<file path="run.sh">
#!/bin/bash
# the make line also repeats each setting of config.mk as NAME=value (left out here)
make -C /OpenROAD-flow-scripts/flow DESIGN_CONFIG=/design/flow/config.mk WORK_HOME=/design/flow/orfs CLKGATE_MAP_FILE= finish
</file>
<file path="config.mk">
export PLATFORM = sky130hd
export DESIGN_NAME = fp_adder_top
export DESIGN_NICKNAME = fp_adder_top
export VERILOG_FILES = /design/flow/design.v
export SDC_FILE = /design/flow/constraint.sdc
export NUM_CORES = 4
export LEC_CHECK = 0
export ABC_AREA = 0
export CAP_MARGIN = 25
export CELL_PAD_IN_SITES_GLOBAL_PLACEMENT = 0
export CORE_ASPECT_RATIO = 1.7
export CORE_MARGIN = 2
export CORE_UTILIZATION = 32
export CTS_CLUSTER_DIAMETER = 100
export CTS_CLUSTER_SIZE = 12
export PLACE_DENSITY = 0.42
export SLEW_MARGIN = 20
</file>
<file path="constraint.sdc">
create_clock -name core_clock -period 60.9 [get_ports {clk}]
set_input_delay 12.1800 -clock core_clock [delete_from_list [all_inputs] [get_ports {clk}]]
set_output_delay 12.1800 -clock core_clock [all_outputs]
set_load 0.01 [all_outputs]
</file>
<file path="design.v">
module adder_floating_point(
							input logic signed [31:0]  operand_normalized_ieee_a , operand_normalized_ieee_b , 
							output logic signed [31:0]  final_sum , 
							output logic zero ,
							output logic overflow ,
							output logic underflow ,
							input logic op 
							);
logic carrynan;
logic signed [24:0]  fraction_a , fraction_b ; 
logic signed [24:0] sum ; 
logic [7:0] exponent_a , exponent_b , positive_difference , biggest_exponent;
logic signB;
always_comb
	begin
	sum = 0;
	carrynan = 0;
	overflow = 0;
	underflow = 0;
	signB=op^operand_normalized_ieee_b[31];
		fraction_a [22:0] = operand_normalized_ieee_a [22:0] ;
		fraction_a[23] = 1 ;
		fraction_a[24] = 0 ;
		exponent_a = operand_normalized_ieee_a [30:23] ;
		fraction_b [22:0] = operand_normalized_ieee_b [22:0] ;
		fraction_b[23] = 1 ;
		fraction_b[24] = 0 ;
		exponent_b = operand_normalized_ieee_b [30:23] ;
	if(exponent_a >= exponent_b)
		begin	
			positive_difference = exponent_a - exponent_b;
			fraction_b >>>= positive_difference ;
			biggest_exponent = exponent_a ; 
		end
	else 
		begin
			positive_difference = exponent_b - exponent_a;
			fraction_a>>>= positive_difference ;
			biggest_exponent = exponent_b;
		end
		if (&exponent_a & ~&exponent_b)
			final_sum = operand_normalized_ieee_a ;
		else if (&exponent_b & ~&exponent_a)
			begin	
			final_sum[30:0] = operand_normalized_ieee_b[30:0] ;
			final_sum[31] = signB ;
			end
		else if (&exponent_a & &exponent_b )
			begin
					if (operand_normalized_ieee_a[31] != signB)
							final_sum = 32'b01111111100000000000000000000001 ;
						else 
							begin
								{carrynan,final_sum[22:0]} = fraction_a + fraction_b ;
								final_sum[31] = operand_normalized_ieee_a[31];
								final_sum [30:23] = biggest_exponent ;
								if(carrynan)
									final_sum = 32'b01111111100000000000000000000001 ;
							end
			end
		else if ((operand_normalized_ieee_a==0)&(operand_normalized_ieee_b==0))
						final_sum = 32'b0;
		else if ((~&exponent_a & ~&exponent_b) & (operand_normalized_ieee_a[22:0] == operand_normalized_ieee_b[22:0]) & (operand_normalized_ieee_a[31] != signB) & (exponent_a == exponent_b) )
						final_sum = 32'b0;
			else
				begin
if(operand_normalized_ieee_a[31]==signB)
begin
		sum = fraction_a + fraction_b;	
		final_sum[31]=operand_normalized_ieee_a[31];
		if (sum[24] == 1 )
		begin
			biggest_exponent= biggest_exponent + 1 ;
			sum=sum>>1;
end					
end
else
if (exponent_a > exponent_b)
begin
			sum = fraction_a - fraction_b;	
      final_sum[31]=operand_normalized_ieee_a[31];
end
else if (exponent_a < exponent_b)
  begin
		sum = fraction_b - fraction_a;	
final_sum[31]=signB;
end
else if (fraction_a>=fraction_b)
  begin
		sum=fraction_a - fraction_b;
    final_sum[31]=operand_normalized_ieee_a[31];
end
else
  begin
		sum=fraction_b - fraction_a;
	final_sum[31]=signB;
	end
        if (sum[23]==0)
        for(int i =0 ; i<=23;i=i+1)	
        begin
          if(sum[23]==0)
          begin
            if (biggest_exponent>=1) 
            begin	
            biggest_exponent=biggest_exponent-1;
            sum=sum<<1;
            end
          end
        end
 if (sum[24] == 1 )
		begin
			biggest_exponent= biggest_exponent + 1 ;
			sum=sum>>1;
			end     
final_sum[30:23]=biggest_exponent;
final_sum[22:0]=sum[22:0];
		end
if (biggest_exponent == 0)
			begin
			underflow = 1 ; 
			end
else if (biggest_exponent > 8'd254)
			begin
			overflow = 1 ;
			end
zero = (~|final_sum);
end
endmodule
module fp_adder_top (
    input  logic        clk,
    input  logic        rst,
    input  logic        start,
    input  logic [31:0] operand_normalized_ieee_a,
    input  logic [31:0] operand_normalized_ieee_b,
    input  logic        op,
    output logic [31:0] final_sum,
    output logic        finish,
    output logic        zero,
    output logic        overflow,
    output logic        underflow
);
  logic [31:0] a_q, b_q;
  logic        op_q, valid_q;
  logic [31:0] sum_d;
  logic        zero_d, overflow_d, underflow_d;
  always_ff @(posedge clk) begin
    a_q  <= operand_normalized_ieee_a;
    b_q  <= operand_normalized_ieee_b;
    op_q <= op;
    if (rst) valid_q <= 1'b0;
    else     valid_q <= start;
  end
  adder_floating_point u_add (
      .operand_normalized_ieee_a(a_q),
      .operand_normalized_ieee_b(b_q),
      .final_sum(sum_d),
      .zero(zero_d),
      .overflow(overflow_d),
      .underflow(underflow_d),
      .op(op_q)
  );
  always_ff @(posedge clk) begin
    final_sum <= sum_d;
    zero      <= zero_d;
    overflow  <= overflow_d;
    underflow <= underflow_d;
    if (rst) finish <= 1'b0;
    else     finish <= valid_q;
  end
endmodule
</file>
==> results of run 1 <==
-- metal layers --
layer | up-vias | track usage (%) | wire, um
li1 | 16540 | - | -
met1 | 16464 | 25.59 | 48910
met2 | 1032 | 55.93 | 77990
met3 | 492 | 2.484 | 4358
met4 | 0 | 23.56 | 14080
met5 | - | 0 | 0
-- cell type report --
cell class / count / area [um2] / share of cell area (%)
Tap cell: 1275 / 1595 / 4.814
Sequential cell: 102 / 2042 / 6.162
Inverter: 185 / 695.7 / 2.099
Clock buffer: 10 / 229.0 / 0.6910
Multi-Input combinational cell: 3928 / 26800 / 80.87
Clock inverter: 6 / 58.81 / 0.1775
Timing Repair Buffer: 187 / 1719 / 5.188
-- through the flow --
step	setup slack [ns]	util, %	hold WS (ns)	cells
2_1_floorplan	17.47	-	0.4138	4446
6_report	5.512	34.68	0.4438	5693
4_1_cts	5.393	34.62	0.4493	5690
5_1_grt	0.8323	34.68	0.4774	5693
3_5_place_dp	5.508	34.32	0.4278	5674
3_3_place_gp	6.358	34.29	0.4227	5673
==> flow_metrics.tcl, run 1 <==
# yosys + openroad results
set metrics [dict create \
    status "complete, no violations" \
    die_w_um 241.8 \
    io_pins 104 \
    io_buffers 103 \
    synthArstFlopShare_pct 0 \
    min_period_ns 55.39 \
    postCtsSetupBuffers 0 \
    yosys_warnings 2 \
    cp_common_cell "ha_1" \
    yosys.area_share.adder_pct 5.850 \
    syn-cell-area_um2 30760 \
    top_cell_area_share_pct 9.601 \
    critPathMaxFanout 61 \
    synthTopCellsByCount "nand2_1 (518), nor2_1 (498), a21oi_1 (390), mux2i_1 (295), o21ai_0 (278)" \
    ys_sh_aoi_pct 35.50 \
    arrival_ns 55.67 \
    coreArea_um2 95550 \
    insertedDiodeCount 0 \
    critPathKind "flip-flop to flip-flop" \
    post-route-period-util_pct 90.95 \
    place_area_um2 32790 \
    grt_overflow 0 \
    clk_pin_slew_worst_paths_ns 0.08 \
    cp_data_required_time_ns 61.18 \
    top_cell "nand2_1" \
    drv_slew 0 \
    synth-simple-area-share_pct 28.04 \
    ys_ff 102 \
    hold_path_end "finish" \
    cpPeakStageDelay_ns 0.86 \
    setup_tns_ns 0 \
    final_area_um2 33140 \
    ys_sh_xor_pct 4.320 \
    grt_pass1_vias 34615 \
    cts_root_buffer "clkbuf_16" \
    hold_depth 1 \
    critPathLaunchType "flip-flop" \
    drc 0 \
    r2r_start "a_q[26]" \
    slew_headroom_pct 21.41 \
    fillers 10715 \
    dp_hpwl_mm 120.9 \
    ys_seq_share_pct 6.639 \
    clock_path_buffers 2 \
    drtPass1Iterations 6 \
    end_kind "flip-flop" \
    flop_cell "dfxtp_1" \
    fmax_mhz 18.05 \
    synthMuxAreaShare_pct 12.96 \
    worstSkewPairLatency_ns 0.38 \
    cp.depth 190 \
    yosysUniqueCellTypes 180 \
    antenna_left 0 \
    via_per_inst 6.065 \
    antenna_found_initial 0 \
    reg2reg_slack_ns 5.51 \
    fin_skew_ns 0.02136 \
    die-area_um2 98700 \
    fin_nets 4621 \
    cp_top_family "simple AND/OR/NAND/NOR gates" \
    hold_start "valid_q" \
    wl_per_cell_um 25.53 \
    routed_wl_mm 145.3 \
    fp_util_pct 32.19 \
    grt_max_degree 71 \
    clock-sinks 102 \
    setup_viol 0 \
    r2r_end "zero" \
    hold_class "flip-flop to flip-flop" \
    top_cells_by_area "mux2i_1 (9.6%), dfxtp_1 (6.6%), a21oi_1 (6.3%), nand2_1 (6.3%), nor2_1 (6.1%)" \
    tool_warnings 103 \
    final-hold-violation-count 0 \
    drt-initial-drc-count 2396 \
    cp-endpoint "zero" \
    ys_cells 4446 \
    max-cap-violations 0 \
    rsz0062_at_grt "no" \
    routabilityCongestion 1.023 \
    ys_chip_area_um2 30760 \
    crit_buf_inv 31 \
    grt_use_total_pct 28.23 \
    grt_pass1_wl_mm 216.2 \
    post-synth-top-area-cell "mux2i_1" \
    numCtsBuffers 9 \
    vias 34528 \
    slowest_stage "and4bb_1" \
    syn_inst 4446 \
    fp_nets 4654 \
    avgSynthCellArea_um2 6.918 \
    num_rows 148 \
    logic_family "AND-OR/OR-AND gates" \
    cts_resized 0 \
    reg2regPathDepth 190 \
    cts_hold_buf 0 \
    edf_count 0 \
    tritoncts "yes" \
    htreeDepth 3 \
    worst_slew_pin_slew_ns 1.176 \
    fp.dieH_um 408.2 \
    syn2layout_area_growth_pct 7.742 \
    startpoint "a_q[26]" \
]
==> run 2: changes to the inputs <==
- ABC_AREA: 0 -> 1
- CAP_MARGIN: 25 -> 0
- CELL_PAD_IN_SITES_GLOBAL_PLACEMENT: 0 -> not set
- CORE_ASPECT_RATIO: 1.7 -> not set
- CORE_UTILIZATION: 32 -> 72
- CTS_CLUSTER_DIAMETER: 100 -> 166
- CTS_CLUSTER_SIZE: 12 -> 96
- PLACE_DENSITY: 0.42 -> 0.37
- TNS_END_PERCENT: not set -> 10
- clock period: 60.9 -> 41.9 ns (I/O delays scaled with it)
==> flow_metrics.tcl, run 2 <==
# yosys + openroad results
set metrics [dict create \
    status "complete, no violations" \
    grt_pass1_vias 29975 \
    cp_data_required_time_ns 42.20 \
    arrival_ns 38.57 \
    edf_count 0 \
    clk_pin_slew_worst_paths_ns 0.07 \
    vias 34107 \
    top_cell "nand2_1" \
    numCtsBuffers 9 \
    final-hold-violation-count 0 \
    synthTopCellsByCount "nand2_1 (1708), inv_1 (786), o21ai_0 (596), nor2_1 (394), nand3_1 (361)" \
    cp-endpoint "zero" \
    die_w_um 198.0 \
    fin_skew_ns 0.02573 \
    reg2regPathDepth 244 \
    yosys.area_share.adder_pct 6.601 \
    avgSynthCellArea_um2 5.137 \
    ys_sh_aoi_pct 19.86 \
    hold_depth 2 \
    synthArstFlopShare_pct 0 \
    synthMuxAreaShare_pct 0.9602 \
    crit_buf_inv 39 \
    min_period_ns 38.27 \
    num_rows 71 \
    io_buffers 103 \
    post-route-period-util_pct 91.34 \
    drt-initial-drc-count 4404 \
    place_area_um2 27940 \
    drv_slew 0 \
    tritoncts "yes" \
    antenna_left 0 \
    logic_family "simple AND/OR/NAND/NOR gates" \
    ys_chip_area_um2 27100 \
    routed_wl_mm 96.30 \
    top_cell_area_share_pct 23.65 \
    end_kind "flip-flop" \
    ys_sh_xor_pct 2.424 \
    clock_path_buffers 2 \
    reg2reg_slack_ns 3.63 \
    syn_inst 5276 \
    yosys_warnings 2 \
    synth-simple-area-share_pct 47.10 \
    flop_cell "dfxtp_1" \
    max-cap-violations 0 \
    cp_common_cell "nand2_1" \
    dp_hpwl_mm 76.88 \
    clock-sinks 102 \
    grt_overflow 0 \
    cp_top_family "simple AND/OR/NAND/NOR gates" \
    worstSkewPairLatency_ns 0.38 \
    coreArea_um2 37400 \
    setup_tns_ns 0 \
    antenna_found_initial 2 \
    ys_ff 102 \
    worst_slew_pin_slew_ns 1.109 \
    drc 0 \
    cpPeakStageDelay_ns 0.79 \
    cts_root_buffer "clkbuf_16" \
    htreeDepth 3 \
    hold_start "valid_q" \
    critPathMaxFanout 47 \
    syn2layout_area_growth_pct 5.263 \
    top_cells_by_area "nand2_1 (24%), o21ai_0 (11%), inv_1 (11%), dfxtp_1 (7.5%), nand3_1 (6.7%)" \
    startpoint "a_q[24]" \
    fp_nets 5484 \
    hold_path_end "finish" \
    ys_seq_share_pct 7.534 \
    critPathKind "flip-flop to flip-flop" \
    final_area_um2 28530 \
    fp_util_pct 72.47 \
    post-synth-top-area-cell "nand2_1" \
    tool_warnings 105 \
    syn-cell-area_um2 27100 \
    slowest_stage "a31oi_1" \
    slew_headroom_pct 25.28 \
    die-area_um2 39210 \
    yosysUniqueCellTypes 65 \
    via_per_inst 5.953 \
    r2r_end "zero" \
    grt_use_total_pct 47.87 \
    r2r_start "a_q[24]" \
    grt_pass1_wl_mm 150.0 \
    cp.depth 244 \
    fin_nets 5420 \
    hold_class "flip-flop to flip-flop" \
    drtPass1Iterations 13 \
    critPathLaunchType "flip-flop" \
    io_pins 104 \
    grt_max_degree 59 \
    fp.dieH_um 198.0 \
    routabilityCongestion 1.165 \
    fmax_mhz 26.13 \
    ys_cells 5276 \
    setup_viol 0 \
    wl_per_cell_um 16.81 \
]
[run 2: timing repair]
| action | CTS | global route |
|---|---|---|
| setup endpoints to repair | 0 | 34 |
| gates resized | 0 | 46 |
| hold buffers | 0 | 0 |
| buffers inserted | 0 | 2 |
[run 2: layout make-up]
| cell class | instances | area, um2 |
|---|---|---|
| clock buffers | 9 | 225.2 |
| repair inverters | 2 | 15.01 |
| inverters | 855 | 3218 |
| multi-input cells | 4117 | 21120 |
| fillers | 3369 | 8870 |
| diodes | 1 | 2.502 |
| clock inverters | 7 | 66.31 |
| flip-flops and latches | 102 | 2042 |
| well taps | 511 | 639.4 |
| repair buffers | 125 | 1204 |
[run 2: layer usage]
metal | GRT usage, % | wire [um]
met1 | 54.02 | 35130
met2 | 76.24 | 41630
met3 | 13.63 | 11100
met4 | 37.20 | 8445
met5 | 0 | 0
[run 2: metrics by stage]
stage | std cells | hold slack (ns) | utilization (%) | worst slack, ns
final | 5729 | 0.4266 | 76.28 | 3.628
after global routing | 5728 | 0.4489 | 76.28 | -0.1108
after CTS | 5722 | 0.4264 | 75.47 | 0.1825
after detailed placement | 5706 | 0.4139 | 74.69 | 0.2934
after global placement | 5706 | 0.3937 | 74.69 | 1.844
after floorplan | 5276 | 0.3883 | - | 13.18
==> run 3: changes to the inputs <==
- ABC_AREA: 1 -> not set
- CAP_MARGIN: 0 -> 20
- CORE_UTILIZATION: 72 -> 58
- CTS_CLUSTER_DIAMETER: 166 -> not set
- CTS_CLUSTER_SIZE: 96 -> not set
- MAX_ROUTING_LAYER: not set -> met4
- PLACE_DENSITY: 0.37 -> not set
- SETUP_SLACK_MARGIN: not set -> 4.91
- TNS_END_PERCENT: 10 -> not set
- clock period: 41.9 -> 36.3 ns (I/O delays scaled with it)
==> flow_metrics.tcl, run 3 <==
# yosys + openroad results
set metrics [dict create \
    drc 0 \
    via_per_inst 6.860 \
    cp_data_required_time_ns 36.59 \
    critPathMaxFanout 21 \
    cp.depth 186 \
    grt_max_degree 52 \
    ys_seq_share_pct 6.639 \
    fp_util_pct 58.64 \
    drv_slew 0 \
    numCtsBuffers 9 \
    coreArea_um2 52450 \
    hold_path_end "finish" \
    grt_pass1_wl_mm 190.5 \
    reg2reg_slack_ns 0.77 \
    r2r_start "a_q[23]" \
    ys_chip_area_um2 30760 \
    top_cell_area_share_pct 9.601 \
    grt_use_total_pct 44.38 \
    antenna_left 0 \
    cpPeakStageDelay_ns 0.59 \
    vias 38635 \
    dp_hpwl_mm 94.28 \
    syn2layout_area_growth_pct 28.03 \
    status "complete, no violations" \
    slowest_stage "or4_1" \
    yosys_warnings 2 \
    die-area_um2 54880 \
    crit_buf_inv 47 \
    top_cell "nand2_1" \
    clock-sinks 102 \
    r2r_end "zero" \
    grt_overflow 0 \
    placed_cells 5280 \
    fp.dieH_um 234.3 \
    fin_nets 5141 \
    tritoncts "yes" \
    die_w_um 234.3 \
    logic_family "AND-OR/OR-AND gates" \
    layout_setup_ws_ns 0.7691 \
    synthMuxAreaShare_pct 12.96 \
    gr-max-usage-layer "met2" \
    wl_per_cell_um 22.68 \
    cp_common_cell "buf_4" \
    htreeDepth 3 \
    setup_viol 0 \
    cp_top_family "AND-OR/OR-AND gates" \
    finalNonFillerCells 5632 \
    clk_pin_slew_worst_paths_ns 0.09 \
    ys_sh_aoi_pct 35.50 \
    num_rows 84 \
    yosysUniqueCellTypes 180 \
    ys_cells 4446 \
    clock_path_buffers 2 \
    min_period_ns 35.53 \
    syn-cell-area_um2 30760 \
    utilization_pct 75.08 \
    place_ws_ns -1.312 \
    synth-simple-area-share_pct 28.04 \
    edf_count 0 \
    ys_sh_xor_pct 4.320 \
    final_area_um2 39380 \
    fp_nets 4654 \
    io_pins 104 \
    reg2regPathDepth 186 \
    tool_warnings 108 \
    fin_skew_ns 0.01659 \
    top_cells_by_area "mux2i_1 (9.6%), dfxtp_1 (6.6%), a21oi_1 (6.3%), nand2_1 (6.3%), nor2_1 (6.1%)" \
    fmax_mhz 28.14 \
    critPathLaunchType "flip-flop" \
    hold_depth 1 \
    critPathKind "flip-flop to flip-flop" \
    routabilityCongestion 1.134 \
    slew_headroom_pct 21.45 \
    drt-initial-drc-count 4767 \
    avgSynthCellArea_um2 6.918 \
    synthArstFlopShare_pct 0 \
    place_area_um2 34780 \
    post-route-period-util_pct 97.88 \
    hold_start "valid_q" \
    met3_usage_pct 10.29 \
    grt_pass1_vias 34356 \
    max-cap-violations 0 \
    flop_cell "dfxtp_1" \
    drtPass1Iterations 8 \
    cts_root_buffer "clkbuf_16" \
    worst_slew_pin_slew_ns 1.170 \
    final-hold-violation-count 0 \
    synthTopCellsByCount "nand2_1 (518), nor2_1 (498), a21oi_1 (390), mux2i_1 (295), o21ai_0 (278)" \
    routed_wl_mm 127.7 \
    rsz0062_at_grt "yes" \
    antenna_found_initial 2 \
    post-synth-top-area-cell "mux2i_1" \
    yosys.area_share.adder_pct 5.850 \
    ys_ff 102 \
    worstSkewPairLatency_ns 0.38 \
    syn_inst 4446 \
    end_kind "flip-flop" \
    use_met1_pct 58.00 \
    gr-usage-met2_pct 65.57 \
    startpoint "a_q[23]" \
    hold_class "flip-flop to flip-flop" \
    cp-endpoint "zero" \
    io_buffers 103 \
    arrival_ns 35.82 \
]
[run 3: cell type report]
class	instances	area [um2]
Fill cell	4104	13070
Tap cell	688	860.8
Inverter	185	721.9
Multi-Input combinational cell	3931	29480
Timing Repair Buffer	704	5938
Clock buffer	9	225.2
Antenna cell	6	15.01
Clock inverter	7	81.33
Sequential cell	102	2058
[run 3: through the flow]
step,hold WS [ns],TNS (ns)
2_1_floorplan,0.4138,-44.14
3_3_place_gp,0.4202,-0.8079
3_5_place_dp,0.4355,-14.91
4_1_cts,0.4558,0
5_1_grt,0.4686,-0.9137
6_report,0.4473,0
[run 3: timing repair]
action                     CTS  global route
buffers inserted           245            77
gates cloned                 8             0
pin swaps                  193           141
hold endpoints to repair     0             0
setup endpoints to repair   34            34
gates resized              210           139
hold buffers                 0             0
[run 3: routing by layer]
metal,vias up,wire (um)
met5,-,0
met4,0,6506
met3,510,15360
met2,2584,54130
met1,17899,51730
li1,17642,-
==> run 4: changes to the inputs <==
- CORE_UTILIZATION: 58 -> 70
- CTS_CLUSTER_SIZE: not set -> 31
- MAX_ROUTING_LAYER: met4 -> not set
- SETUP_SLACK_MARGIN: 4.91 -> 4.0
- clock period: 36.3 -> 31.8 ns (I/O delays scaled with it)
==> flow_metrics.tcl, run 4 <==
# yosys + openroad results
set metrics [dict create \
    ys_sh_aoi_pct 35.50 \
    logic_family "AND-OR/OR-AND gates" \
    yosysUniqueCellTypes 180 \
    synth-simple-area-share_pct 28.04 \
    syn_inst 4446 \
    fp_nets 4654 \
    synthArstFlopShare_pct 0 \
    top_cells_by_area "mux2i_1 (9.6%), dfxtp_1 (6.6%), a21oi_1 (6.3%), nand2_1 (6.3%), nor2_1 (6.1%)" \
    io_pins 104 \
    fp.dieH_um 213.6 \
    top_cell_area_share_pct 9.601 \
    lastStage "detailed placement" \
    avgSynthCellArea_um2 6.918 \
    ys_seq_share_pct 6.639 \
    post-synth-top-area-cell "mux2i_1" \
    ys_cells 4446 \
    yosys.area_share.adder_pct 5.850 \
    fp_util_pct 71.08 \
    yosys_warnings 2 \
    coreArea_um2 43270 \
    syn-cell-area_um2 30760 \
    routabilityCongestion 1.228 \
    synthTopCellsByCount "nand2_1 (518), nor2_1 (498), a21oi_1 (390), mux2i_1 (295), o21ai_0 (278)" \
    status "stopped before the end" \
    io_buffers 103 \
    edf_count 0 \
    ys_ff 102 \
    die_w_um 213.6 \
    ys_sh_xor_pct 4.320 \
    tool.error "[ERROR DPL-0038] Utilization greater than 100%, impossible to legalize" \
    top_cell "nand2_1" \
    num_rows 76 \
    synthMuxAreaShare_pct 12.96 \
    die-area_um2 45630 \
    flop_cell "dfxtp_1" \
    ys_chip_area_um2 30760 \
]
-- run 4: metrics by stage --
step / cell area [um2] / setup WS [ns] / instances / hold slack, ns
floorplan: 32250 / -6.400 / 4446 / 0.4138
global placement: 43300 / -2.090 / 6333 / 0.4212
==> run 5: changes to the inputs <==
- ABC_AREA: not set -> 1
- CORE_ASPECT_RATIO: not set -> 1.14
- CORE_UTILIZATION: 70 -> 40
- CTS_CLUSTER_SIZE: 31 -> not set
- GPL_TIMING_DRIVEN: not set -> 0
- MIN_ROUTING_LAYER: not set -> met2
- SETUP_SLACK_MARGIN: 4.0 -> not set
- clock period: 31.8 -> 40.0 ns (I/O delays scaled with it)
==> flow_metrics.tcl, run 5 <==
# yosys + openroad results
set metrics [dict create \
    status "complete, no violations" \
    top_cell "nand2_1" \
    cts_hold_buf 0 \
    clk_pin_slew_worst_paths_ns 0.08 \
    grt_pass1_vias 45765 \
    max-cap-violations 0 \
    ys_cells 5276 \
    antenna_left 0 \
    grt_pass1_wl_mm 172.1 \
    utilization_pct 44.47 \
    ys_chip_area_um2 27100 \
    syn_inst 5276 \
    vias 47687 \
    hold_path_end "finish" \
    tool_warnings 103 \
    routabilityCongestion 1.124 \
    antenna_found_initial 0 \
    drtPass1Iterations 27 \
    hold_start "valid_q" \
    critPathLaunchType "flip-flop" \
    slowest_stage "a21oi_1" \
    worstSkewPairLatency_ns 0.38 \
    fp_nets 5484 \
    post-synth-top-area-cell "nand2_1" \
    flop_cell "dfxtp_1" \
    arrival_ns 37.00 \
    yosys.area_share.adder_pct 6.601 \
    rsz0062_at_grt "no" \
    cp.depth 257 \
    die_w_um 247.8 \
    io_pins 104 \
    critPathMaxFanout 10 \
    syn2layout_area_growth_pct 9.681 \
    r2r_end "zero" \
    syn-cell-area_um2 27100 \
    top_cell_area_share_pct 23.65 \
    synthTopCellsByCount "nand2_1 (1708), inv_1 (786), o21ai_0 (596), nor2_1 (394), nand3_1 (361)" \
    ys_sh_xor_pct 2.424 \
    critPathKind "flip-flop to flip-flop" \
    final-hold-violation-count 0 \
    met2_length_mm 56.39 \
    fmax_mhz 27.23 \
    die-area_um2 69860 \
    fp.dieH_um 281.9 \
    dr.max_layer_used "met5" \
    clock_path_buffers 2 \
    reg2reg_slack_ns 3.27 \
    met3_length_mm 42.76 \
    hold_class "flip-flop to flip-flop" \
    numCtsBuffers 9 \
    fp_util_pct 40.54 \
    ys_ff 102 \
    yosysUniqueCellTypes 65 \
    synthMuxAreaShare_pct 0.9602 \
    fin_skew_ns 0.01512 \
    via_per_inst 7.597 \
    crit_buf_inv 52 \
    clock-sinks 102 \
    logic_area_um2 21020 \
    end_kind "flip-flop" \
    setup_tns_ns 0 \
    tritoncts "yes" \
    layout_setup_ws_ns 3.271 \
    slew_headroom_pct 9.348 \
    r2r_start "a_q[23]" \
    fillers 7789 \
    place_ws_ns 3.112 \
    logic_family "simple AND/OR/NAND/NOR gates" \
    drv_slew 0 \
    holdWs_ns 0.4056 \
    cp_common_cell "nand2_1" \
    grt_use_total_pct 48.77 \
    setup_viol 0 \
    ys_seq_share_pct 7.534 \
    reg2regPathDepth 257 \
    synthArstFlopShare_pct 0 \
    fin_nets 5601 \
    avgSynthCellArea_um2 5.137 \
    top_cells_by_area "nand2_1 (24%), o21ai_0 (11%), inv_1 (11%), dfxtp_1 (7.5%), nand3_1 (6.7%)" \
    coreArea_um2 66850 \
    grt_max_degree 20 \
    io_buffers 103 \
    grt_overflow 0 \
    post-route-period-util_pct 91.82 \
    yosys_warnings 2 \
    cp_data_required_time_ns 40.27 \
    ys_sh_aoi_pct 19.86 \
    worst_slew_pin_slew_ns 1.346 \
    synth-simple-area-share_pct 47.10 \
    min_period_ns 36.73 \
    cts_root_buffer "clkbuf_16" \
    dp_hpwl_mm 96.20 \
    drt-initial-drc-count 11630 \
    num_rows 101 \
    cp_top_family "simple AND/OR/NAND/NOR gates" \
    routed_wl_mm 117.1 \
    startpoint "a_q[23]" \
    hold_depth 2 \
    placed_cells 6254 \
    cp-endpoint "zero" \
    register_area_um2 2042 \
    drc 0 \
    finalNonFillerCells 6277 \
    cpPeakStageDelay_ns 0.72 \
    htreeDepth 3 \
    wl_per_cell_um 18.66 \
    edf_count 0 \
    met1_length_um 0 \
]
run 5: repair_timing:
item,CTS,global route
gates resized,0,59
setup endpoints to repair,0,34
buffers inserted,0,3
run 5: cell type report:
type                    count  share of cell area, %
diodes                      4                0.03367
plain buffers             204                  3.409
repair buffers            106                  3.544
multi-input cells        4115                  70.70
well taps                 875                  3.683
flip-flops and latches    102                  6.869
inverters                 855                  10.80
clock buffers               9                 0.7576
clock inverters             7                 0.2104
run 5: metal layers:
metal,track usage (%),up-vias
met2,61.32,12122
met3,58.27,1696
li1,-,16896
met5,23.53,-
met4,11.99,60
met1,-,16913
run 5: per-stage QoR:
step,cell area [um2]
6_report,29730
4_1_cts,29520
3_3_place_gp,29230
3_5_place_dp,29230
2_1_floorplan,27100
5_1_grt,29720
==> run 6: changes to the inputs <==
- ABC_AREA: 1 -> not set
- CORE_ASPECT_RATIO: 1.14 -> not set
- CORE_UTILIZATION: 40 -> 58
- GPL_TIMING_DRIVEN: 0 -> not set
- MAX_ROUTING_LAYER: not set -> met4
- MIN_ROUTING_LAYER: met2 -> not set
- SETUP_SLACK_MARGIN: not set -> 5.0
- clock period: 40.0 -> 37.1 ns (I/O delays scaled with it)
==> flow_metrics.tcl, run 6 <==
# yosys + openroad results
set metrics [dict create \
    status "complete, no violations" \
    synthTopCellsByCount "nand2_1 (518), nor2_1 (498), a21oi_1 (390), mux2i_1 (295), o21ai_0 (278)" \
    num_rows 84 \
    cts_root_buffer "clkbuf_16" \
    syn-cell-area_um2 30760 \
    die-area_um2 54880 \
    io_pins 104 \
    top_cells_by_area "mux2i_1 (9.6%), dfxtp_1 (6.6%), a21oi_1 (6.3%), nand2_1 (6.3%), nor2_1 (6.1%)" \
    startpoint "b_q[25]" \
    yosys_warnings 2 \
    fp_util_pct 58.64 \
    dp_hpwl_mm 94.48 \
    r2r_start "b_q[25]" \
    yosys.area_share.adder_pct 5.850 \
    vias 38046 \
    yosysUniqueCellTypes 180 \
    fin_skew_ns 0.02113 \
    grt_max_degree 50 \
    ys_sh_xor_pct 4.320 \
    hold_depth 1 \
    logic_family "AND-OR/OR-AND gates" \
    reg2regPathDepth 172 \
    post-route-period-util_pct 95.48 \
    drc 0 \
    fmax_mhz 28.23 \
    grt_pass1_wl_mm 187.6 \
    fp_nets 4654 \
    synthArstFlopShare_pct 0 \
    avgSynthCellArea_um2 6.918 \
    r2r_end "overflow" \
    ys_sh_aoi_pct 35.50 \
    cpPeakStageDelay_ns 0.64 \
    ys_cells 4446 \
    antenna_found_initial 1 \
    min_period_ns 35.42 \
    slew_headroom_pct 29.10 \
    utilization_pct 73.56 \
    cp_top_family "AND-OR/OR-AND gates" \
    rsz0062_at_grt "yes" \
    top_cell "nand2_1" \
    critPathLaunchType "flip-flop" \
    worstSkewPairLatency_ns 0.38 \
    tool_warnings 108 \
    clock_path_buffers 2 \
    numCtsBuffers 9 \
    coreArea_um2 52450 \
    setup_tns_ns 0 \
    setup_viol 0 \
    syn_inst 4446 \
    wl_per_cell_um 22.61 \
    syn2layout_area_growth_pct 25.43 \
    grt_use_total_pct 43.86 \
    logic_area_um2 29400 \
    ys_chip_area_um2 30760 \
    io_buffers 103 \
    fin_nets 5069 \
    end_kind "flip-flop" \
    cp.depth 172 \
    clock-sinks 102 \
    hold_start "valid_q" \
    worst_slew_pin_slew_ns 1.064 \
    grt_overflow 0 \
    crit_buf_inv 40 \
    grt_pass1_vias 33528 \
    tritoncts "yes" \
    drtPass1Iterations 6 \
    max-cap-violations 0 \
    critPathMaxFanout 21 \
    drv_slew 0 \
    ys_ff 102 \
    synthMuxAreaShare_pct 12.96 \
    clk_pin_slew_worst_paths_ns 0.10 \
    arrival_ns 35.72 \
    top_cell_area_share_pct 9.601 \
    fp.dieH_um 234.3 \
    reg2reg_slack_ns 1.68 \
    cp_common_cell "buf_4" \
    register_area_um2 2058 \
    routabilityCongestion 1.082 \
    hold_path_end "finish" \
    antenna_left 0 \
    edf_count 0 \
    flop_cell "dfxtp_1" \
    via_per_inst 6.849 \
    drt-initial-drc-count 4908 \
    cp_data_required_time_ns 37.39 \
    routed_wl_mm 125.6 \
    die_w_um 234.3 \
    hold_class "flip-flop to flip-flop" \
    cp-endpoint "overflow" \
    synth-simple-area-share_pct 28.04 \
    htreeDepth 3 \
    holdWs_ns 0.4555 \
    fillers 4291 \
    ys_seq_share_pct 6.639 \
    post-synth-top-area-cell "mux2i_1" \
    slowest_stage "a2111oi_1" \
    final-hold-violation-count 0 \
    critPathKind "flip-flop to flip-flop" \
]
==> run 6: repair_timing <==
action / CTS / global route
gates cloned: 5 / 0
hold buffers: 0 / 0
buffers inserted: 206 / 81
endpoints found under the setup margin: 34 / 34
pin swaps: 147 / 91
resized: 185 / 144
==> run 6: cell type report <==
type | count | area share, %
multi-input combinational | 3930 | 76.22
timing repair buffer | 633 | 13.54
sequential | 102 | 5.335
tap | 688 | 2.231
inverter | 185 | 1.871
clock buffer | 9 | 0.5838
clock inverter | 7 | 0.2173
antenna | 1 | 0.006487
==> run 6: routing by layer <==
| layer | GRT usage, % | vias to the layer above | routed length, um | part of all wire [%] |
|---|---|---|---|---|
| li1 | - | 17490 | - | - |
| met1 | 58.41 | 17673 | 51830 | 41 |
| met2 | 65.20 | 2405 | 53710 | 43 |
| met3 | 8.949 | 478 | 14330 | 11 |
| met4 | 15.84 | 0 | 5746 | 4.6 |
| met5 | - | - | 0 | 0 |
==> run 6: stage by stage <==
stage | instance area (um2) | instances | setup slack (ns)
floorplan | 32250 | 4446 | -1.100
global placement | 34500 | 5246 | -0.4554
detailed placement | 34500 | 5246 | -1.350
CTS | 37330 | 5473 | 2.635
global route | 38580 | 5555 | 0.6335
finish | 38580 | 5555 | 1.676
==> run 7: changes to the inputs <==
- ABC_AREA: not set -> 1
- CAP_MARGIN: 20 -> 25
- CELL_PAD_IN_SITES_GLOBAL_PLACEMENT: not set -> 0
- CORE_UTILIZATION: 58 -> 66
- CTS_CLUSTER_DIAMETER: not set -> 94
- CTS_CLUSTER_SIZE: not set -> 12
- MAX_ROUTING_LAYER: met4 -> not set
- SETUP_SLACK_MARGIN: 5.0 -> 1.18
- clock period: 37.1 -> 23.3 ns (I/O delays scaled with it)
==> flow_metrics.tcl, run 7 <==
# yosys + openroad results
set metrics [dict create \
    synth-simple-area-share_pct 47.10 \
    post-synth-top-area-cell "nand2_1" \
    yosys.area_share.adder_pct 6.601 \
    status "stopped before the end" \
    routabilityCongestion 1.158 \
    ys_cells 5276 \
    ys_seq_share_pct 7.534 \
    fp_nets 5484 \
    flop_cell "dfxtp_1" \
    yosysUniqueCellTypes 65 \
    lastStage "clock tree synthesis" \
    edf_count 0 \
    ys_sh_aoi_pct 19.86 \
    ys_chip_area_um2 27100 \
    die-area_um2 42700 \
    synthMuxAreaShare_pct 0.9602 \
    tool.error "[ERROR DPL-0038] Utilization greater than 100%, impossible to legalize" \
    fp_util_pct 66.68 \
    synthArstFlopShare_pct 0 \
    ys_sh_xor_pct 2.424 \
    io_buffers 103 \
    num_rows 74 \
    dp_hpwl_mm 102.7 \
    top_cell_area_share_pct 23.65 \
    syn_inst 5276 \
    die_w_um 206.6 \
    logic_family "simple AND/OR/NAND/NOR gates" \
    synthTopCellsByCount "nand2_1 (1708), inv_1 (786), o21ai_0 (596), nor2_1 (394), nand3_1 (361)" \
    place_area_um2 38080 \
    avgSynthCellArea_um2 5.137 \
    syn-cell-area_um2 27100 \
    fp.dieH_um 206.6 \
    yosys_warnings 2 \
    coreArea_um2 40650 \
    io_pins 104 \
    top_cells_by_area "nand2_1 (24%), o21ai_0 (11%), inv_1 (11%), dfxtp_1 (7.5%), nand3_1 (6.7%)" \
    ys_ff 102 \
    placed_cells 6899 \
    top_cell "nand2_1" \
]
[run 7: through the flow]
| stage | setup TNS (ns) | hold WS (ns) | worst slack, ns |
|---|---|---|---|
| global placement | -50.39 | 0.3980 | -1.961 |
| floorplan | -76.50 | 0.3883 | -2.812 |
| detailed placement | -137.18 | 0.4400 | -4.524 |
==> run 8: changes to the inputs <==
- ABC_AREA: 1 -> not set
- CAP_MARGIN: 25 -> 20
- CELL_PAD_IN_SITES_GLOBAL_PLACEMENT: 0 -> not set
- CORE_UTILIZATION: 66 -> 67
- CTS_CLUSTER_DIAMETER: 94 -> 132
- CTS_CLUSTER_SIZE: 12 -> not set
- MAX_ROUTING_LAYER: not set -> met4
- SETUP_SLACK_MARGIN: 1.18 -> not set
- clock period: 23.3 -> 32.1 ns (I/O delays scaled with it)
==> flow_metrics.tcl, run 8 <==
# yosys + openroad results
set metrics [dict create \
    status "stopped before the end" \
    die_w_um 218.3 \
    ys_seq_share_pct 6.639 \
    fp_util_pct 67.77 \
    fp_nets 4654 \
    lastStage "clock tree synthesis" \
    syn-cell-area_um2 30760 \
    coreArea_um2 45380 \
    logic_family "AND-OR/OR-AND gates" \
    ys_ff 102 \
    io_buffers 103 \
    synth-simple-area-share_pct 28.04 \
    avgSynthCellArea_um2 6.918 \
    routabilityCongestion 1.234 \
    ys_sh_xor_pct 4.320 \
    place_ws_ns -4.521 \
    syn_inst 4446 \
    ys_sh_aoi_pct 35.50 \
    top_cells_by_area "mux2i_1 (9.6%), dfxtp_1 (6.6%), a21oi_1 (6.3%), nand2_1 (6.3%), nor2_1 (6.1%)" \
    synthTopCellsByCount "nand2_1 (518), nor2_1 (498), a21oi_1 (390), mux2i_1 (295), o21ai_0 (278)" \
    yosysUniqueCellTypes 180 \
    top_cell "nand2_1" \
    die-area_um2 47630 \
    fp.dieH_um 218.3 \
    place_area_um2 43230 \
    synthMuxAreaShare_pct 12.96 \
    yosys.area_share.adder_pct 5.850 \
    num_rows 78 \
    tool.error "[ERROR DPL-0038] Utilization greater than 100%, impossible to legalize" \
    ys_chip_area_um2 30760 \
    dp_hpwl_mm 128.8 \
    yosys_warnings 2 \
    top_cell_area_share_pct 9.601 \
    flop_cell "dfxtp_1" \
    io_pins 104 \
    post-synth-top-area-cell "mux2i_1" \
    edf_count 0 \
    synthArstFlopShare_pct 0 \
    ys_cells 4446 \
]
## run 8: stage by stage
stage	instances	hold slack, ns
floorplan	4446	0.4138
global placement	6326	0.4251
detailed placement	6326	0.4492
==> run 9: changes to the inputs <==
- ABC_AREA: not set -> 1
- CELL_PAD_IN_SITES_DETAIL_PLACEMENT: not set -> 2
- CELL_PAD_IN_SITES_GLOBAL_PLACEMENT: not set -> 1
- CORE_ASPECT_RATIO: not set -> 1.18
- CORE_MARGIN: 2 -> 8
- CORE_UTILIZATION: 67 -> 15
- CTS_CLUSTER_DIAMETER: 132 -> 108
- GPL_ROUTABILITY_DRIVEN: not set -> 0
- GPL_TIMING_DRIVEN: not set -> 0
- MAX_ROUTING_LAYER: met4 -> not set
- PLACE_DENSITY: not set -> 0.89
- SETUP_SLACK_MARGIN: not set -> 5.0
- SLEW_MARGIN: 20 -> 5
- TNS_END_PERCENT: not set -> 25
- clock period: 32.1 -> 59.1 ns (I/O delays scaled with it)
==> flow_metrics.tcl, run 9 <==
# yosys + openroad results
set metrics [dict create \
    status "stopped before the end" \
    lastStage "global routing" \
    tool.error "[ERROR GRT-0116] Global routing finished with congestion. Check the congestion regions in the DRC Viewer." \
    grt_use_total_pct 45.56 \
    fp_util_pct 15.08 \
    die-area_um2 194600 \
    post-synth-top-area-cell "nand2_1" \
    ys_sh_aoi_pct 19.86 \
    placed_cells 7773 \
    ys_sh_xor_pct 2.424 \
    die_w_um 407.3 \
    numCtsBuffers 9 \
    dp_hpwl_mm 205.8 \
    synthTopCellsByCount "nand2_1 (1708), inv_1 (786), o21ai_0 (596), nor2_1 (394), nand3_1 (361)" \
    ys_seq_share_pct 7.534 \
    num_rows 169 \
    cts_root_buffer "clkbuf_16" \
    io_buffers 103 \
    top_cell "nand2_1" \
    postCtsSetupBuffers 0 \
    clock-sinks 102 \
    yosys.area_share.adder_pct 6.601 \
    coreArea_um2 179700 \
    logic_family "simple AND/OR/NAND/NOR gates" \
    avgSynthCellArea_um2 5.137 \
    edf_count 0 \
    ys_ff 102 \
    cts_resized 0 \
    synth-simple-area-share_pct 47.10 \
    synthArstFlopShare_pct 0 \
    io_pins 104 \
    flop_cell "dfxtp_1" \
    yosysUniqueCellTypes 65 \
    htreeDepth 3 \
    yosys_warnings 2 \
    synthMuxAreaShare_pct 0.9602 \
    clock_path_buffers 2 \
    ys_chip_area_um2 27100 \
    fp_nets 5484 \
    ys_cells 5276 \
    place_area_um2 31130 \
    syn-cell-area_um2 27100 \
    fp.dieH_um 477.8 \
    cts_hold_buf 0 \
    top_cells_by_area "nand2_1 (24%), o21ai_0 (11%), inv_1 (11%), dfxtp_1 (7.5%), nand3_1 (6.7%)" \
    top_cell_area_share_pct 23.65 \
    syn_inst 5276 \
    grt_overflow 769 \
]
[run 9: metal layers]
| layer | global-route usage (%) | overflow |
|---|---|---|
| met5 | 25.80 | 11 |
| met4 | 38.74 | 189 |
| met3 | 40.88 | 73 |
| met2 | 54.12 | 419 |
| met1 | 45.76 | 77 |
[run 9: through the flow]
step	hold WS, ns	setup slack, ns	utilization [%]
global placement	0.3964	24.54	17.32
CTS	0.4715	12.30	17.49
detailed placement	0.4211	12.56	17.32
floorplan	0.3883	30.38	-
==> run 10: changes to the inputs <==
- CELL_PAD_IN_SITES_DETAIL_PLACEMENT: 2 -> not set
- CELL_PAD_IN_SITES_GLOBAL_PLACEMENT: 1 -> 2
- CORE_ASPECT_RATIO: 1.18 -> 1.14
- CORE_MARGIN: 8 -> 2
- CORE_UTILIZATION: 15 -> 40
- CTS_CLUSTER_DIAMETER: 108 -> 319
- GPL_ROUTABILITY_DRIVEN: 0 -> 1
- GPL_TIMING_DRIVEN: 0 -> 1
- HOLD_SLACK_MARGIN: not set -> 0.12
- MIN_ROUTING_LAYER: not set -> met1
- PLACE_DENSITY: 0.89 -> not set
- SETUP_SLACK_MARGIN: 5.0 -> not set
- SLEW_MARGIN: 5 -> 30
- TNS_END_PERCENT: 25 -> 75
- clock period: 59.1 -> 40.0 ns (I/O delays scaled with it)
==> flow_metrics.tcl, run 10 <==
# yosys + openroad results
set metrics [dict create \
    via_per_inst 5.168 \
    io_pins 104 \
    ys_sh_xor_pct 2.424 \
    wl_per_cell_um 16.83 \
    num_rows 101 \
    clock_path_buffers 2 \
    cp_data_required_time_ns 40.31 \
    final-hold-violation-count 0 \
    synthTopCellsByCount "nand2_1 (1708), inv_1 (786), o21ai_0 (596), nor2_1 (394), nand3_1 (361)" \
    arrival_ns 36.01 \
    post-route-period-util_pct 89.24 \
    top_cells_by_area "nand2_1 (24%), o21ai_0 (11%), inv_1 (11%), dfxtp_1 (7.5%), nand3_1 (6.7%)" \
    fmax_mhz 28.02 \
    fin_nets 5429 \
    worst_slew_pin_slew_ns 1.116 \
    hold_depth 2 \
    synthMuxAreaShare_pct 0.9602 \
    tool_warnings 105 \
    drv_slew 0 \
    synth-simple-area-share_pct 47.10 \
    ys_cells 5276 \
    yosys.area_share.adder_pct 6.601 \
    routed_wl_mm 102.7 \
    numCtsBuffers 9 \
    vias 31530 \
    ys_ff 102 \
    critPathMaxFanout 82 \
    die_w_um 247.8 \
    syn_inst 5276 \
    syn2layout_area_growth_pct 7.183 \
    grt_use_total_pct 28.35 \
    yosys_warnings 2 \
    clk_pin_slew_worst_paths_ns 0.08 \
    place_ws_ns 1.155 \
    grt_overflow 0 \
    tritoncts "yes" \
    insertedDiodeCount 0 \
    r2r_end "zero" \
    grt_pass1_vias 28864 \
    top_cell_area_share_pct 23.65 \
    slowest_stage "ha_1" \
    layout_setup_ws_ns 4.305 \
    drtPass1Iterations 6 \
    cp_common_cell "nand2_1" \
    antenna_left 0 \
    antenna_found_initial 0 \
    syn-cell-area_um2 27100 \
    cp.depth 231 \
    post-synth-top-area-cell "nand2_1" \
    setup_viol 0 \
    drt-initial-drc-count 2119 \
    flop_cell "dfxtp_1" \
    dp_hpwl_mm 86.71 \
    end_kind "flip-flop" \
    cpPeakStageDelay_ns 0.69 \
    reg2reg_slack_ns 4.31 \
    status "complete, no violations" \
    avgSynthCellArea_um2 5.137 \
    r2r_start "a_q[23]" \
    grt_max_degree 83 \
    critPathKind "flip-flop to flip-flop" \
    crit_buf_inv 35 \
    coreArea_um2 66850 \
    slew_headroom_pct 25.60 \
    logic_family "simple AND/OR/NAND/NOR gates" \
    grt_pass1_wl_mm 156.8 \
    top_cell "nand2_1" \
    reg2regPathDepth 231 \
    hold_class "flip-flop to flip-flop" \
    clock-sinks 102 \
    yosysUniqueCellTypes 65 \
    edf_count 0 \
    routabilityCongestion 1.014 \
    min_period_ns 35.69 \
    fin_skew_ns 0.01611 \
    critPathLaunchType "flip-flop" \
    fp.dieH_um 281.9 \
    die-area_um2 69860 \
    setup_tns_ns 0 \
    startpoint "a_q[23]" \
    utilization_pct 43.46 \
    ys_chip_area_um2 27100 \
    hold_start "valid_q" \
    fp_nets 5484 \
    synthArstFlopShare_pct 0 \
    io_buffers 103 \
    cp-endpoint "zero" \
    max-cap-violations 0 \
    htreeDepth 3 \
    cts_root_buffer "clkbuf_16" \
    cp_top_family "simple AND/OR/NAND/NOR gates" \
    ys_sh_aoi_pct 19.86 \
    ys_seq_share_pct 7.534 \
    hold_path_end "finish" \
    drc 0 \
    fp_util_pct 40.54 \
    worstSkewPairLatency_ns 0.37 \
]
## run 10: repair_timing
action                     in CTS  in global routing
buffers inserted                0                  4
hold buffers                    0                  0
gates resized                   0                 37
setup endpoints to repair       0                 34
## run 10: layout make-up
| type | instances | area [um2] |
|---|---|---|
| inverter | 855 | 3216 |
| timing repair buffer | 132 | 1272 |
| multi-input combinational | 4120 | 21110 |
| clock buffer | 9 | 225.2 |
| sequential | 102 | 2042 |
| tap | 875 | 1095 |
| timing repair inverter | 1 | 7.507 |
| clock inverter | 7 | 80.08 |
| fill | 7908 | 37800 |
## run 10: layer usage
metal / track usage [%] / wire length, um / vias up
met4: 16.29 / 6720 / 0
met5: 0 / 0 / -
met3: 1.685 / 3352 / 202
met2: 51.15 / 49680 / 705
li1: - / - / 16638
met1: 32.95 / 42920 / 13985
## run 10: per-stage QoR
stage / hold WS (ns) / instance area, um2 / instances
after global routing: 0.4203 / 29050 / 6101
after CTS: 0.4078 / 28750 / 6091
after global placement: 0.3950 / 28440 / 6075
after detailed placement: 0.3978 / 28440 / 6075
final: 0.4029 / 29050 / 6101
after floorplan: 0.3883 / 27100 / 5276
==> run 11: changes to the inputs <==
- CELL_PAD_IN_SITES_GLOBAL_PLACEMENT: 2 -> not set
- CORE_ASPECT_RATIO: 1.14 -> not set
- CORE_UTILIZATION: 40 -> 72
- CTS_CLUSTER_DIAMETER: 319 -> 298
- GPL_ROUTABILITY_DRIVEN: 1 -> not set
- GPL_TIMING_DRIVEN: 1 -> not set
- HOLD_SLACK_MARGIN: 0.12 -> not set
- MIN_ROUTING_LAYER: met1 -> not set
- SLEW_MARGIN: 30 -> 20
- TNS_END_PERCENT: 75 -> not set
- clock period: 40.0 -> 23.7 ns (I/O delays scaled with it)
==> flow_metrics.tcl, run 11 <==
# yosys + openroad results
set metrics [dict create \
    status "stopped before the end" \
    lastStage "detailed placement" \
    tool.error "[ERROR DPL-0038] Utilization greater than 100%, impossible to legalize" \
    ys_cells 5276 \
    ys_seq_share_pct 7.534 \
    fp_util_pct 72.47 \
    ys_sh_xor_pct 2.424 \
    synthMuxAreaShare_pct 0.9602 \
    top_cell_area_share_pct 23.65 \
    ys_chip_area_um2 27100 \
    flop_cell "dfxtp_1" \
    syn_inst 5276 \
    coreArea_um2 37400 \
    fp.dieH_um 198.0 \
    yosys.area_share.adder_pct 6.601 \
    top_cells_by_area "nand2_1 (24%), o21ai_0 (11%), inv_1 (11%), dfxtp_1 (7.5%), nand3_1 (6.7%)" \
    synthTopCellsByCount "nand2_1 (1708), inv_1 (786), o21ai_0 (596), nor2_1 (394), nand3_1 (361)" \
    ys_sh_aoi_pct 19.86 \
    synthArstFlopShare_pct 0 \
    post-synth-top-area-cell "nand2_1" \
    yosys_warnings 2 \
    num_rows 71 \
    io_buffers 103 \
    die-area_um2 39210 \
    edf_count 0 \
    io_pins 104 \
    avgSynthCellArea_um2 5.137 \
    die_w_um 198.0 \
    logic_family "simple AND/OR/NAND/NOR gates" \
    syn-cell-area_um2 27100 \
    top_cell "nand2_1" \
    ys_ff 102 \
    yosysUniqueCellTypes 65 \
    routabilityCongestion 1.281 \
    fp_nets 5484 \
    synth-simple-area-share_pct 47.10 \
]
-- run 11: metrics by stage --
step | cell area (um2) | hold slack, ns | setup slack, ns | TNS (ns) | std cells
after floorplan | 28450 | 0.3883 | -2.412 | -62.90 | 5276
after global placement | 37480 | 0.3995 | -1.303 | -30.35 | 6792
==> run 12: changes to the inputs <==
- CAP_MARGIN: 20 -> 25
- CELL_PAD_IN_SITES_GLOBAL_PLACEMENT: not set -> 0
- CTS_CLUSTER_DIAMETER: 298 -> not set
- CTS_CLUSTER_SIZE: not set -> 70
- PLACE_DENSITY_LB_ADDON: not set -> 0.27
- SETUP_SLACK_MARGIN: not set -> -1.48
- clock period: 23.7 -> 25.8 ns (I/O delays scaled with it)
==> flow_metrics.tcl, run 12 <==
# yosys + openroad results
set metrics [dict create \
    coreArea_um2 37400 \
    die_w_um 198.0 \
    synthArstFlopShare_pct 0 \
    avgSynthCellArea_um2 5.137 \
    syn-cell-area_um2 27100 \
    ys_sh_xor_pct 2.424 \
    edf_count 0 \
    dp_hpwl_mm 102.0 \
    tool.error "[ERROR DPL-0033] detailed placement checks failed during check placement." \
    fp_nets 5484 \
    ys_cells 5276 \
    syn_inst 5276 \
    lastStage "clock tree synthesis" \
    yosysUniqueCellTypes 65 \
    top_cell "nand2_1" \
    top_cells_by_area "nand2_1 (24%), o21ai_0 (11%), inv_1 (11%), dfxtp_1 (7.5%), nand3_1 (6.7%)" \
    fp.dieH_um 198.0 \
    synthTopCellsByCount "nand2_1 (1708), inv_1 (786), o21ai_0 (596), nor2_1 (394), nand3_1 (361)" \
    synthMuxAreaShare_pct 0.9602 \
    die-area_um2 39210 \
    status "stopped before the end" \
    synth-simple-area-share_pct 47.10 \
    flop_cell "dfxtp_1" \
    fp_util_pct 72.47 \
    ys_chip_area_um2 27100 \
    ys_sh_aoi_pct 19.86 \
    io_pins 104 \
    yosys.area_share.adder_pct 6.601 \
    post-synth-top-area-cell "nand2_1" \
    routabilityCongestion 1.275 \
    io_buffers 103 \
    top_cell_area_share_pct 23.65 \
    ys_seq_share_pct 7.534 \
    logic_family "simple AND/OR/NAND/NOR gates" \
    yosys_warnings 2 \
    num_rows 71 \
    ys_ff 102 \
]
run 12: per-stage QoR:
step                instance area [um2]  instances  TNS (ns)  setup WS [ns]  hold slack, ns
floorplan                         27470       5276    -32.71         -1.456          0.3883
global placement                  34650       6548         0         0.2142          0.4008
detailed placement                34650       6548   -100.52         -3.489          0.4049
==> run 13: changes to the inputs <==
- CAP_MARGIN: 25 -> 20
- CORE_ASPECT_RATIO: not set -> 1.21
- CORE_MARGIN: 2 -> 5
- CORE_UTILIZATION: 72 -> 23
- CTS_CLUSTER_SIZE: 70 -> not set
- GPL_TIMING_DRIVEN: not set -> 1
- HOLD_SLACK_MARGIN: not set -> 0.12
- PLACE_DENSITY: not set -> 0.8
- PLACE_DENSITY_LB_ADDON: 0.27 -> not set
- SETUP_SLACK_MARGIN: -1.48 -> not set
- TNS_END_PERCENT: not set -> 85
- clock period: 25.8 -> 51.8 ns (I/O delays scaled with it)
==> flow_metrics.tcl, run 13 <==
# yosys + openroad results
set metrics [dict create \
    status "complete, no violations" \
    ys_sh_aoi_pct 19.86 \
    startpoint "a_q[23]" \
    cts_root_buffer "clkbuf_16" \
    fmax_mhz 22.81 \
    yosysUniqueCellTypes 65 \
    drv_slew 0 \
    wl_per_cell_um 13.72 \
    slowest_stage "buf_4" \
    num_rows 138 \
    cp_data_required_time_ns 52.08 \
    syn2layout_area_growth_pct 8.697 \
    synth-simple-area-share_pct 47.10 \
    synthArstFlopShare_pct 0 \
    syn_inst 5276 \
    rsz0062_at_grt "no" \
    avgSynthCellArea_um2 5.137 \
    grt_use_total_pct 13.80 \
    tritoncts "yes" \
    grt_pass1_vias 28809 \
    critPathMaxFanout 110 \
    dp_hpwl_mm 76.35 \
    io_pins 104 \
    post-route-period-util_pct 84.64 \
    r2r_start "a_q[23]" \
    grt_pass1_wl_mm 146.0 \
    cp.depth 242 \
    insertedDiodeCount 0 \
    critPathKind "flip-flop to flip-flop" \
    routabilityCongestion 1.064 \
    tool_warnings 105 \
    met2_length_mm 40.70 \
    clock_path_buffers 2 \
    clock-sinks 102 \
    routed_wl_mm 92.49 \
    ys_ff 102 \
    logic_family "simple AND/OR/NAND/NOR gates" \
    r2r_end "overflow" \
    coreArea_um2 117100 \
    synthTopCellsByCount "nand2_1 (1708), inv_1 (786), o21ai_0 (596), nor2_1 (394), nand3_1 (361)" \
    hold_path_end "finish" \
    top_cells_by_area "nand2_1 (24%), o21ai_0 (11%), inv_1 (11%), dfxtp_1 (7.5%), nand3_1 (6.7%)" \
    reg2regPathDepth 242 \
    fin_nets 5403 \
    io_buffers 103 \
    met1_length_mm 39.52 \
    antenna_found_initial 0 \
    numCtsBuffers 9 \
    ys_cells 5276 \
    via_per_inst 4.836 \
    syn-cell-area_um2 27100 \
    reg2reg_slack_ns 7.96 \
    cp_top_family "simple AND/OR/NAND/NOR gates" \
    fp_nets 5484 \
    arrival_ns 44.12 \
    fin_skew_ns 0.02313 \
    top_cell_area_share_pct 23.65 \
    setup_tns_ns 0 \
    post-synth-top-area-cell "nand2_1" \
    flop_cell "dfxtp_1" \
    vias 32595 \
    die-area_um2 124800 \
    worst_slew_pin_slew_ns 1.055 \
    ys_chip_area_um2 27100 \
    cpPeakStageDelay_ns 0.79 \
    max-cap-violations 0 \
    end_kind "flip-flop" \
    die_w_um 322.1 \
    drt-initial-drc-count 3252 \
    drtPass1Iterations 7 \
    antenna_left 0 \
    fp.dieH_um 387.6 \
    slew_headroom_pct 27.85 \
    fillers 13294 \
    cts_hold_buf 0 \
    grt_max_degree 111 \
    hold_start "valid_q" \
    final-hold-violation-count 0 \
    worstSkewPairLatency_ns 0.36 \
    min_period_ns 43.84 \
    edf_count 0 \
    crit_buf_inv 36 \
    synthMuxAreaShare_pct 0.9602 \
    clk_pin_slew_worst_paths_ns 0.08 \
    fp_util_pct 23.15 \
    hold_depth 2 \
    setup_viol 0 \
    yosys_warnings 2 \
    grt_overflow 0 \
    drc 0 \
    cp_common_cell "nand2_1" \
    ys_sh_xor_pct 2.424 \
    yosys.area_share.adder_pct 6.601 \
    dr.max_layer_used "met4" \
    htreeDepth 3 \
    met3_length_mm 6.930 \
    cp-endpoint "overflow" \
    hold_class "flip-flop to flip-flop" \
    top_cell "nand2_1" \
    critPathLaunchType "flip-flop" \
    cts_resized 0 \
    postCtsSetupBuffers 0 \
    ys_seq_share_pct 7.534 \
]
-- run 13: layer usage --
| layer | vias to the layer above | global-route usage, % |
|---|---|---|
| met5 | - | 0 |
| met4 | 0 | 6.723 |
| met3 | 242 | 1.236 |
| met2 | 1434 | 22.81 |
| met1 | 14340 | 18.01 |
| li1 | 16579 | - |
-- run 13: final cells by class --
class                           instances  area (um2)  share of cell area (%)
Timing Repair Buffer                  112        1106                   3.754
Sequential cell                       102        2042                   6.931
Multi-Input combinational cell       4115       20870                   70.83
Tap cell                             1540        1927                   6.540
Clock buffer                            9       225.2                  0.7645
Inverter                              855        3209                   10.89
Clock inverter                          7       85.08                  0.2888
-- run 13: through the flow --
stage	hold WS [ns]	area [um2]	setup WS, ns	std cells	util (%)
after floorplan	0.3883	27100	23.08	5276	-
after global placement	0.3938	29130	9.999	6723	24.89
after detailed placement	0.3996	29130	8.175	6723	24.89
after CTS	0.4129	29440	8.073	6739	25.15
after global routing	0.4273	29460	2.421	6740	25.17
final	0.4105	29460	7.958	6740	25.17
